## JK
// acc_cpu
module acc_cpu(
	input clk,
	input rst,
	output [7:0] imem_addr,
	input [15:0] imem_rdata,
	output reg dmem_req,
	output reg dmem_we,
	output reg [7:0] dmem_addr,
	output [7:0] dmem_wdata,
	input dmem_ack,
	input [7:0] dmem_rdata,
	input [7:0] in_data,
	input in_valid,
	output in_ready,
	output [7:0] out_data,
	output out_valid,
	input out_ready,
	output halted,
	output [7:0] acc,
	output flag_c,
	output flag_z,
	output flag_v
);
For scale: about 120 flip-flops, about 7200 um^2 of cells after synthesis.
==> flow/config.mk <==
export PLATFORM = sky130hd
export DESIGN_NAME = acc_cpu
export DESIGN_NICKNAME = acc_cpu
export VERILOG_FILES = /design/flow/design.v
export SDC_FILE = /design/flow/constraint.sdc
export NUM_CORES = 4
export LEC_CHECK = 0
export ABC_AREA = 1
export CAP_MARGIN = 20
export CORE_MARGIN = 2
export CORE_UTILIZATION = 72
export CTS_CLUSTER_DIAMETER = 96
export CTS_CLUSTER_SIZE = 76
export HOLD_SLACK_MARGIN = 0.29
export PLACE_DENSITY_LB_ADDON = 0.27
export SLEW_MARGIN = 20
==> flow/constraint.sdc <==
create_clock -name core_clock -period 4.62 [get_ports {clk}]
set_input_delay 0.9240 -clock core_clock [delete_from_list [all_inputs] [get_ports {clk}]]
set_output_delay 0.9240 -clock core_clock [all_outputs]
set_load 0.01 [all_outputs]
run.sh (not shown) runs the stock make flow with config.mk's settings and CLKGATE_MAP_FILE=.
Status JK: flow complete, layout not clean - setup timing
Relative to JK, the following input files were edited for MS:
-- flow/config.mk --
<<< JK, line 8
export ABC_AREA = 1
>>> MS, line 8
<<< JK, line 11
export CORE_UTILIZATION = 72
export CTS_CLUSTER_DIAMETER = 96
export CTS_CLUSTER_SIZE = 76
export HOLD_SLACK_MARGIN = 0.29
export PLACE_DENSITY_LB_ADDON = 0.27
>>> MS, line 10
export CORE_UTILIZATION = 64
export SETUP_SLACK_MARGIN = 0.84
==> flow/constraint.sdc <==
create_clock -name core_clock -period 4.63 [get_ports {clk}]
set_input_delay 0.9260 -clock core_clock [delete_from_list [all_inputs] [get_ports {clk}]]
set_output_delay 0.9260 -clock core_clock [all_outputs]
set_load 0.01 [all_outputs]
Results
Each of JK and MS falls short of a clean finish.
JK finished all stages; layout check result: FAIL, due to setup timing.
JK vs MS, cell with the largest stage delay on the worst path: sky130_fd_sc_hd__fa_2 vs sky130_fd_sc_hd__or3_4
Reported for JK and MS, number of flops mapped to enable cells by yosys turned out identical to the last digit.
Global routing met1 resource utilization: MS lower than JK
Summary of the comparison: height of the die is higher in MS, relative to JK.
Capturing instance or port of the critical path = ACC[1]: MS; capturing instance or port of the critical path = ACC[3]: JK
As of MS, top achievable clock speed had fallen slightly compared to JK.
Compared MS vs JK, and slew at the pin with the worst max-slew slack is up in MS.
### MS -> AL
-- flow/config.mk --
<<< MS, line 8
>>> AL, line 8
export ABC_AREA = 1
<<< MS, line 10
export CORE_UTILIZATION = 64
export SETUP_SLACK_MARGIN = 0.84
>>> AL, line 11
export CORE_UTILIZATION = 72
export CTS_CLUSTER_DIAMETER = 96
export PLACE_DENSITY_LB_ADDON = 0.27
==> flow/constraint.sdc <==
create_clock -name core_clock -period 4.18 [get_ports {clk}]
set_input_delay 0.8360 -clock core_clock [delete_from_list [all_inputs] [get_ports {clk}]]
set_output_delay 0.8360 -clock core_clock [all_outputs]
set_load 0.01 [all_outputs]
- AL never completed; the flow aborted with a tool error in global routing (5_1_grt).
- On synthesized-area fraction occupied by and/or/nand/nor cells: between MS and AL, it ends up lower for MS.
- AL vs. MS: xor/xnor share of the synthesized area went down by 1.2 points.
- Summary of AL over MS: number of placed instances with taps included shows an increase of 14%; post-synth net total now larger; cell count after synthesis grew by 138; chip area in the Yosys report fell by about 3.7%.
- Between MS and AL, the flow reports die area decreasing by more than 10%.
- Looking at synthesized area across MS and AL, the one that comes out higher is MS.
[inputs] TR vs AL
-- flow/config.mk --
<<< AL, line 8
export ABC_AREA = 1
>>> TR, line 8
<<< AL, line 11
export CORE_UTILIZATION = 72
export CTS_CLUSTER_DIAMETER = 96
export PLACE_DENSITY_LB_ADDON = 0.27
>>> TR, line 10
export CORE_UTILIZATION = 64
==> flow/constraint.sdc <==
create_clock -name core_clock -period 5.16 [get_ports {clk}]
set_input_delay 1.0320 -clock core_clock [delete_from_list [all_inputs] [get_ports {clk}]]
set_output_delay 1.0320 -clock core_clock [all_outputs]
set_load 0.01 [all_outputs]
--- outcome ---
Both conditions hold for TR: the flow ran to the end and the final layout passed the timing, DRC and antenna checks.
Going from AL to TR, synthesized-area fraction occupied by adder cells shrinks by 0.20 points.
Cell resize tally after clock tree synthesis in TR is 14 below AL.
The weighted congestion at the end of routability-driven global placement reported for TR is smaller than that of AL by 0.14.
For the cell area after placement, TR came in about 0.54% higher than AL did.
Taking AL as the reference, in TR net count of the mapped netlist shows a reduction of 138; number of placed cells counting well taps went down.

* * *

The RTL this note starts from:
==> flow/design.v <==
`timescale 1ns / 1ps
module mux_2x1_rtl(in_0, in_1, select, out);
	input	select;
	input in_0; 
	input in_1;
	output out;
	assign out = (in_0 && ~select) || (in_1 && select);
endmodule
`timescale 1ns / 1ps
module mux_4x1_behavioral(in_0, in_1, in_2, in_3, select, out);
	input in_0;
	input in_1;
	input in_2;
	input in_3;
	input [1:0] select;
	output out;
	reg out;
	always@(select, in_0, in_1, in_2, in_3)
	begin
		case(select)
			2'b00: out = in_0;
			2'b01: out = in_1;
			2'b10: out = in_2;
			2'b11: out = in_3;
		endcase
	end
endmodule
`timescale 1ns / 1ps
module bfa_gl(in_0, in_1, carry_in, result, carry_out);
	input in_0, in_1, carry_in;
	output result, carry_out;
	wire w_xor, w_and_0, w_and_1;
	xor X0(w_xor, in_0, in_1);
	xor X1(result, w_xor, carry_in);
	and A0(w_and_0, w_xor, carry_in);
	and A1(w_and_1, in_0, in_1);
	or O1(carry_out, w_and_0, w_and_1);
endmodule
`timescale 1ns / 1ps
module alu_bitslice(in_a, in_b, in_carry, in_control, out_carry, out_result);
	input in_a, in_b, in_carry;
	input [2:0] in_control;
	wire w_xor_b_c0, w_invert_a, w_and_a_b, w_or_a_b, w_sum, w_2x1;
	output out_result;
	output out_carry;
	xor (w_xor_b_c0, in_b, in_control[0]);
	or  (w_or_a_b, in_a, w_xor_b_c0);
	and (w_and_a_b, in_a, w_xor_b_c0);
	not (w_invert_a, in_a);
	bfa_gl bfa (in_a, w_xor_b_c0, in_carry, w_sum, out_carry);
	mux_2x1_rtl mux_2x1 (w_invert_a, w_xor_b_c0, in_control[0], w_2x1);
	mux_4x1_behavioral mux_4x1 (w_sum, w_or_a_b, w_and_a_b, w_2x1, in_control[2:1], out_result);
endmodule
`timescale 1ns / 1ps
module n_bit_alu(a_in, b_in, control_in, sum_out, carry_out, overflow_out, zero_out);
	parameter n = 8;
	input [7:0] a_in;
	input [7:0] b_in;
	input [2:0] control_in;
	output [7:0] sum_out; 
	output carry_out, overflow_out, zero_out;
	wire [8:0] carry;
	wire is_zero_out;
	and is_zero(is_zero_out, ~sum_out[0], ~sum_out[1], ~sum_out[2], ~sum_out[3], ~sum_out[4], ~sum_out[5], ~sum_out[6], ~sum_out[7]);
	genvar i;
	assign carry_out = carry[n];
	assign overflow_out = carry[n - 1] ^ carry[n];
	assign zero_out = is_zero_out;
	assign carry[0] = control_in[0];
	alu_bitslice adder(a_in[0], b_in[0], carry[0], control_in, carry[1], sum_out[0]); 
	generate 
		for (i = 1; i < n; i = i + 1)
			begin: aluBitGen
				alu_bitslice adder(a_in[i], b_in[i], carry[i], control_in, carry[i+1], sum_out[i]);
			end
	endgenerate
endmodule
`timescale 1ns / 1ps
module acc_cpu(
	input clk,
	input rst,
	output [7:0] imem_addr,
	input [15:0] imem_rdata,
	output reg dmem_req,
	output reg dmem_we,
	output reg [7:0] dmem_addr,
	output [7:0] dmem_wdata,
	input dmem_ack,
	input [7:0] dmem_rdata,
	input [7:0] in_data,
	input in_valid,
	output in_ready,
	output [7:0] out_data,
	output out_valid,
	input out_ready,
	output halted,
	output [7:0] acc,
	output flag_c,
	output flag_z,
	output flag_v
);
parameter S_F0 = 4'd0;    
parameter S_F1 = 4'd1;    
parameter S_DEC = 4'd2;   
parameter S_IND = 4'd3;   
parameter S_MEM = 4'd4;   
parameter S_EX = 4'd5;    
parameter S_ST = 4'd6;    
parameter S_MUL = 4'd7;   
parameter S_DIV = 4'd8;   
parameter S_DIVW = 4'd9;  
parameter S_IN = 4'd10;   
parameter S_OUT = 4'd11;  
parameter S_NX = 4'd12;   
parameter S_HLT = 4'd13;  
reg [3:0] state;
reg [7:0] pc, npc;
reg [15:0] ir;
reg [7:0] ACC;
reg C, Z, V;
reg [7:0] mdata;
reg [7:0] JSRaddrReg;
reg [7:0] InteruptAdrReg;
reg [3:0] HVPIReg;
reg [7:0] MULreg, MULreg2;
reg [7:0] DIVreg;
reg ev_ov, ev_bi, ev_ba;
wire [4:0] op = ir[15:11];
wire [2:0] mode = ir[10:8];
wire [7:0] imm = ir[7:0];
wire is_alu = (op[4:3] == 2'b00);
wire is_ld = (op == 5'b01000);
wire is_st = (op == 5'b01001);
wire is_shl = (op == 5'b01010);
wire is_shr = (op == 5'b01011);
wire is_in = (op == 5'b01100);
wire is_out = (op == 5'b01101);
wire is_hlt = (op == 5'b01110);
wire is_hv = (op == 5'b01111);
wire is_mul = (op == 5'b11000);
wire is_div = (op == 5'b11001);
wire is_br = (op == 5'b11010);
wire is_bz = (op == 5'b11011);
wire is_jsr = (op == 5'b11100);
wire is_rts = (op == 5'b11101);
wire is_rti = (op == 5'b11110);
wire is_bad = (op[4:3] == 2'b10) || (op == 5'b11111);
wire bad_mode = (is_alu || is_ld) && (mode > 3'd2);
reg [7:0] alu_b;
reg [2:0] alu_ctl;
wire [7:0] alu_out;
wire alu_c, alu_v, alu_z;
n_bit_alu ALU(ACC, alu_b, alu_ctl, alu_out, alu_c, alu_v, alu_z);
always @(*) begin
	alu_b = (mode == 3'd0) ? imm : mdata;
	alu_ctl = op[2:0];
	if (state == S_MUL) begin
		alu_b = MULreg2;
		alu_ctl = 3'b000;
	end else if (state == S_DIV) begin
		alu_b = imm;
		alu_ctl = 3'b001;
	end
end
wire ovf_en = (HVPIReg == 4'b0000) || HVPIReg[0];
wire bi_en = (HVPIReg == 4'b0000) || HVPIReg[1];
wire ba_en = (HVPIReg == 4'b0000) || HVPIReg[2];
assign imem_addr = pc;
assign dmem_wdata = ACC;
assign in_ready = (state == S_IN);
assign out_valid = (state == S_OUT);
assign out_data = ACC;
assign halted = (state == S_HLT);
assign acc = ACC;
assign flag_c = C;
assign flag_z = Z;
assign flag_v = V;
always @(posedge clk) begin
	if (rst) begin
		state <= S_F0;
		pc <= 8'd0;
		npc <= 8'd0;
		ir <= 16'd0;
		ACC <= 8'd0;
		C <= 1'b0;
		Z <= 1'b0;
		V <= 1'b0;
		mdata <= 8'd0;
		JSRaddrReg <= 8'd0;
		InteruptAdrReg <= 8'd0;
		HVPIReg <= 4'd0;
		MULreg <= 8'd0;
		MULreg2 <= 8'd0;
		DIVreg <= 8'd0;
		ev_ov <= 1'b0;
		ev_bi <= 1'b0;
		ev_ba <= 1'b0;
		dmem_req <= 1'b0;
		dmem_we <= 1'b0;
		dmem_addr <= 8'd0;
	end else begin
		case (state)
		S_F0: begin
			ev_ov <= 1'b0;
			ev_bi <= 1'b0;
			ev_ba <= 1'b0;
			state <= S_F1;
		end
		S_F1: begin
			ir <= imem_rdata;
			state <= S_DEC;
		end
		S_DEC: begin
			npc <= pc + 8'd1;
			if (bad_mode) begin
				ev_ba <= 1'b1;
				state <= S_NX;
			end else if (is_bad) begin
				ev_bi <= 1'b1;
				state <= S_NX;
			end else if ((is_alu || is_ld) && mode == 3'd1) begin
				dmem_req <= 1'b1;
				dmem_we <= 1'b0;
				dmem_addr <= imm;
				state <= S_MEM;
			end else if ((is_alu || is_ld) && mode == 3'd2) begin
				dmem_req <= 1'b1;
				dmem_we <= 1'b0;
				dmem_addr <= imm;
				state <= S_IND;
			end else if (is_alu || is_ld) begin
				state <= S_EX;
			end else if (is_st) begin
				dmem_req <= 1'b1;
				dmem_we <= 1'b1;
				dmem_addr <= imm;
				state <= S_ST;
			end else if (is_mul) begin
				MULreg <= imm;
				MULreg2 <= ACC;
				state <= S_MUL;
			end else if (is_div) begin
				if (imm == 8'd0) begin
					ACC <= 8'hff;
					state <= S_NX;
				end else begin
					DIVreg <= 8'd0;
					state <= S_DIV;
				end
			end else if (is_in) begin
				state <= S_IN;
			end else if (is_out) begin
				state <= S_OUT;
			end else if (is_hlt) begin
				state <= S_HLT;
			end else begin
				if (is_shl) ACC <= {ACC[6:0], 1'b0};
				if (is_shr) ACC <= {1'b0, ACC[7:1]};
				if (is_hv) HVPIReg <= imm[3:0];
				if (is_br || (is_bz && Z)) npc <= imm;
				if (is_jsr) begin
					JSRaddrReg <= pc + 8'd1;
					npc <= imm;
				end
				if (is_rts) npc <= JSRaddrReg;
				if (is_rti) npc <= InteruptAdrReg;
				state <= S_NX;
			end
		end
		S_IND: begin
			if (dmem_ack) begin
				dmem_req <= 1'b0;
				dmem_addr <= dmem_rdata;
				state <= S_MEM;
			end else if (!dmem_req) begin
				dmem_req <= 1'b1;
			end
		end
		S_MEM: begin
			if (dmem_ack) begin
				dmem_req <= 1'b0;
				mdata <= dmem_rdata;
				state <= S_EX;
			end else begin
				dmem_req <= 1'b1;
			end
		end
		S_EX: begin
			if (is_ld) begin
				ACC <= (mode == 3'd0) ? imm : mdata;
			end else begin
				ACC <= alu_out;
				C <= alu_c;
				Z <= alu_z;
				V <= alu_v;
				ev_ov <= alu_v;
			end
			state <= S_NX;
		end
		S_ST: begin
			if (dmem_ack) begin
				dmem_req <= 1'b0;
				dmem_we <= 1'b0;
				state <= S_NX;
			end
		end
		S_MUL: begin
			ACC <= alu_out;
			MULreg <= MULreg - 8'd1;
			if (MULreg == 8'd2) state <= S_NX;
		end
		S_DIV: begin
			if (alu_c) begin
				ACC <= alu_out;
				DIVreg <= DIVreg + 8'd1;
			end else begin
				state <= S_DIVW;
			end
		end
		S_DIVW: begin
			ACC <= DIVreg;
			state <= S_NX;
		end
		S_IN: begin
			if (in_valid) begin
				ACC <= in_data;
				state <= S_NX;
			end
		end
		S_OUT: begin
			if (out_ready) state <= S_NX;
		end
		S_NX: begin
			if (ev_ov && ovf_en) begin
				InteruptAdrReg <= npc;
				pc <= 8'd100;
			end else if (ev_bi && bi_en) begin
				InteruptAdrReg <= npc;
				pc <= 8'd110;
			end else if (ev_ba && ba_en) begin
				InteruptAdrReg <= npc;
				pc <= 8'd120;
			end else begin
				pc <= npc;
			end
			state <= S_F0;
		end
		S_HLT: begin
		end
		default: state <= S_F0;
		endcase
	end
end
endmodule
clock: 2.41 ns
lec_check: 0
abc_area: 1
cap_margin: 40
core_margin: 2
core_utilization: 72
cts_cluster_diameter: 374
cts_cluster_size: 93
place_density: 0.6
slew_margin: 20
The first run failed in clock tree synthesis (4_1_cts).
Edit:
==> flow/config.mk (replaced) <==
export PLATFORM = sky130hd
export DESIGN_NAME = acc_cpu
export DESIGN_NICKNAME = acc_cpu
export VERILOG_FILES = /design/flow/design.v
export SDC_FILE = /design/flow/constraint.sdc
export NUM_CORES = 4
export LEC_CHECK = 0
export CAP_MARGIN = 40
export CORE_MARGIN = 7
export CORE_UTILIZATION = 40
export SLEW_MARGIN = 20
==> flow/constraint.sdc (replaced) <==
create_clock -name core_clock -period 7.0 [get_ports {clk}]
set_input_delay 1.4000 -clock core_clock [delete_from_list [all_inputs] [get_ports {clk}]]
set_output_delay 1.4000 -clock core_clock [all_outputs]
set_load 0.01 [all_outputs]
After rerunning: This time the run completed without violations; die area goes up by 110%; area after synthesis goes up by 3.8%; synthesized cell count goes down by 13%.
Edit:
--- a/flow/config.mk
+++ b/flow/config.mk
@@ -7,5 +7,10 @@
 export LEC_CHECK = 0
-export CAP_MARGIN = 40
-export CORE_MARGIN = 7
-export CORE_UTILIZATION = 40
+export ABC_AREA = 1
+export CAP_MARGIN = 20
+export CORE_MARGIN = 2
+export CORE_UTILIZATION = 70
+export GPL_ROUTABILITY_DRIVEN = 0
+export GPL_TIMING_DRIVEN = 0
+export PLACE_DENSITY = 0.57
 export SLEW_MARGIN = 20
+export TNS_END_PERCENT = 15
Result:
- The changed run completed without violations
- design area went down by 1.1%
- register-to-register slack loses 0.11 ns
- clock-buffer cell count went up by 3
- non-clock buffer count went up by 45
- hold slack loses 0.019 ns
- maximum frequency went down by 1.8%
Edit:
==> flow/config.mk (replaced) <==
export PLATFORM = sky130hd
export DESIGN_NAME = acc_cpu
export DESIGN_NICKNAME = acc_cpu
export VERILOG_FILES = /design/flow/design.v
export SDC_FILE = /design/flow/constraint.sdc
export NUM_CORES = 4
export LEC_CHECK = 0
export CAP_MARGIN = 20
export CORE_ASPECT_RATIO = 0.5
export CORE_MARGIN = 2
export CORE_UTILIZATION = 58
export CTS_CLUSTER_DIAMETER = 204
export CTS_CLUSTER_SIZE = 99
export PLACE_DENSITY = 0.6
export SLEW_MARGIN = 20
export TNS_END_PERCENT = 10
The new run finished with timing, DRC and antenna clean; worst hold slack gets better by 0.017 ns; routed wire length shrinks by 9.9%; final area shrinks by 1.0%; core utilization shrinks by 20 points; die size grows by 25%.
